==> inputs of yarrow <==
Design Sine_wave, start of the top module:
module Sine_wave
    #(
        parameter DATA_WIDTH    = 12,
        parameter ANGLE_WIDTH   = 16
    )(
    input                       clk,
    input                       reset,
    input                       ce,
    input  [DATA_WIDTH:0]       ampl,  
    input  [ANGLE_WIDTH-1:0]    step,  
    output [DATA_WIDTH:0]    sin_wave,
    output [DATA_WIDTH:0]    cos_wave   
);
localparam  MID_LVL = 2 << (DATA_WIDTH-1);
localparam angle_90 = 51315; 
wire signed [DATA_WIDTH:0] Xo_cordic, Yo_cordic;
reg [ANGLE_WIDTH-1:0] angle ;
wire [1:0] quarter;
localparam QUARTER_1 = 0;
localparam QUARTER_2 = 1;
localparam QUARTER_3 = 2;
localparam QUARTER_4 = 3;
reg [2:0] state;
cordic # (
    .DATA_WIDTH    (DATA_WIDTH),
    .ANGLE_WIDTH   (ANGLE_WIDTH)
    ) cordic ( 
    .clk        ( clk), 
    .rst        ( reset      ),
    .x_i        ( ampl       ), 
    .quarter_in ( state      ),
    .theta_i    ( angle      ),
    .x_o        ( Xo_cordic  ), 
    .y_o        ( Yo_cordic  ),
    .quarter_out( quarter    )
);
assign sin_wave = (quarter == QUARTER_1) | (quarter == QUARTER_2) ? MID_LVL + Yo_cordic : MID_LVL -Yo_cordic;
assign cos_wave = (quarter == QUARTER_1) | (quarter == QUARTER_4) ? MID_LVL + Xo_cordic : MID_LVL -Xo_cordic;
always@(posedge clk)begin
    if (!ce) begin
    end else if (reset) begin
        state <= QUARTER_1;
        angle <= 0;
    end else begin
        case (state)
            QUARTER_1: begin
                if (angle < angle_90 - step)
                    angle <= angle + step;
  ...
make LEC_CHECK=0 ABC_AREA=1 CAP_MARGIN=0 CORE_MARGIN=2 CORE_UTILIZATION=72 CTS_CLUSTER_DIAMETER=352 PLACE_DENSITY=0.63 SETUP_SLACK_MARGIN=-0.2 SLEW_MARGIN=20 finish   # period 2.64 ns
run.sh (not shown) runs the stock make flow with config.mk's settings and CLKGATE_MAP_FILE=.
==> cedar: changes against yarrow <==
ABC_AREA = default   (was 1)
CAP_MARGIN = 20   (was 0)
CTS_CLUSTER_DIAMETER = 53   (was 352)
PLACE_DENSITY = default   (was 0.63)
SETUP_SLACK_MARGIN = -0.07   (was -0.2)
==> flow/constraint.sdc (replaced) <==
create_clock -name core_clock -period 3.39 [get_ports {clk}]
set_input_delay 0.6780 -clock core_clock [delete_from_list [all_inputs] [get_ports {clk}]]
set_output_delay 0.6780 -clock core_clock [all_outputs]
set_load 0.01 [all_outputs]
==> ember: changes against yarrow <==
ABC_AREA = default   (was 1)
CAP_MARGIN = 20   (was 0)
CTS_CLUSTER_DIAMETER = default   (was 352)
CTS_CLUSTER_SIZE = 48   (was default)
PLACE_DENSITY = default   (was 0.63)
PLACE_DENSITY_LB_ADDON = 0.0   (was default)
SETUP_SLACK_MARGIN = 0.69   (was -0.2)
==> flow/constraint.sdc (replaced) <==
create_clock -name core_clock -period 2.42 [get_ports {clk}]
set_input_delay 0.4840 -clock core_clock [delete_from_list [all_inputs] [get_ports {clk}]]
set_output_delay 0.4840 -clock core_clock [all_outputs]
set_load 0.01 [all_outputs]
==> harbor: changes against yarrow <==
CAP_MARGIN = 20   (was 0)
CORE_ASPECT_RATIO = 0.5   (was default)
CTS_CLUSTER_DIAMETER = 321   (was 352)
CTS_CLUSTER_SIZE = 98   (was default)
PLACE_DENSITY = default   (was 0.63)
SETUP_SLACK_MARGIN = default   (was -0.2)
TNS_END_PERCENT = 10   (was default)
==> flow/constraint.sdc (replaced) <==
create_clock -name core_clock -period 2.4 [get_ports {clk}]
set_input_delay 0.4800 -clock core_clock [delete_from_list [all_inputs] [get_ports {clk}]]
set_output_delay 0.4800 -clock core_clock [all_outputs]
set_load 0.01 [all_outputs]
==> qor.yml <==
critical_path:
  cp_data_required_time_ns: 3.20
  reg2reg_setup_slack_ns: -0.67
  worstRegToRegCells: 16
layout:
  final_area_um2: 62200
  buf_share: 0.102
detailed_routing:
  top_layer_used: "met5"
clock_tree:
  cts_buffers: 77
  cts_tree: "yes"
floorplanning:
  die_y_um: 270
  core-area_um2: 69900
logic_synthesis:
  yosys_cells: 7423
outcome:
  check.faults: "negative setup slack"
  status: "finished with violations"
sta:
  fin_ws_ns: -0.674
  tightest_slew_ns: 1.03
  clock_skew_ns: 0.0313
  setup_viol: 287
worst_hold_path:
  hold_class: "in2reg"
[end of results for yarrow]
==> qor.yml <==
critical_path:
  worstRegToRegCells: 14
  cp_data_required_time_ns: 3.91
  reg2reg_setup_slack_ns: -0.25
logic_synthesis:
  ys.flop_type: "dfxtp_1"
  yosys_cells: 5742
sta:
  tightest_slew_ns: 0.776
  setup_viol: 25
  fin_ws_ns: -0.246
  clock_skew_ns: 0.0352
floorplanning:
  core-area_um2: 67200
  die_y_um: 265
outcome:
  check.faults: "negative setup slack"
  status: "finished with violations"
grt:
  grt_first_pass_wirelength_mm: 199
detailed_routing:
  top_layer_used: "met4"
layout:
  final_area_um2: 57900
  buf_share: 0.0780
clock_tree:
  cts_tree: "yes"
[end of results for cedar]
==> qor.yml <==
outcome:
  status: "did not finish"
  stop_stage: "clock tree synthesis"
  error: "[ERROR DPL-0038] Utilization greater than 100%, impossible to legalize"
logic_synthesis:
  top_cell: "nor2_1"
  synthArstFlopShare: 0
  synth_seq_share: 0.298
  yosysChipArea_um2: 48900
  ys.flops: 720
  yosys_cells: 5742
floorplanning:
  core-area_um2: 67200
  die_y_um: 265
[end of results for ember]
==> qor.yml <==
logic_synthesis:
  ys.flop_type: "dfxtp_1"
  synth_cell_types: 51
  yosys_cells: 7423
  topCellsByArea: "dfxtp_1, ha_1, nand2_1"
  simple_gate_share: 0.244
  top_area_cell: "dfxtp_1"
floorplanning:
  fp.dieW_um: 380
  core-area_um2: 69400
  die_y_um: 192
  ios: 58
clock_tree:
  clockBufferDepth: 3
  cts_buffers: 11
  post_cts_resize_count: 664
  htree_levels: 1
grt:
  grtUsageMet3: 0.838
  busiest_layer: "met2"
outcome:
  status: "did not finish"
  error: "[ERROR GRT-0232] Routing congestion too high. Check the congestion heatmap in the GUI."
  stop_stage: "global routing"
placed_design:
  placed_cells: 9530
[end of results for harbor]
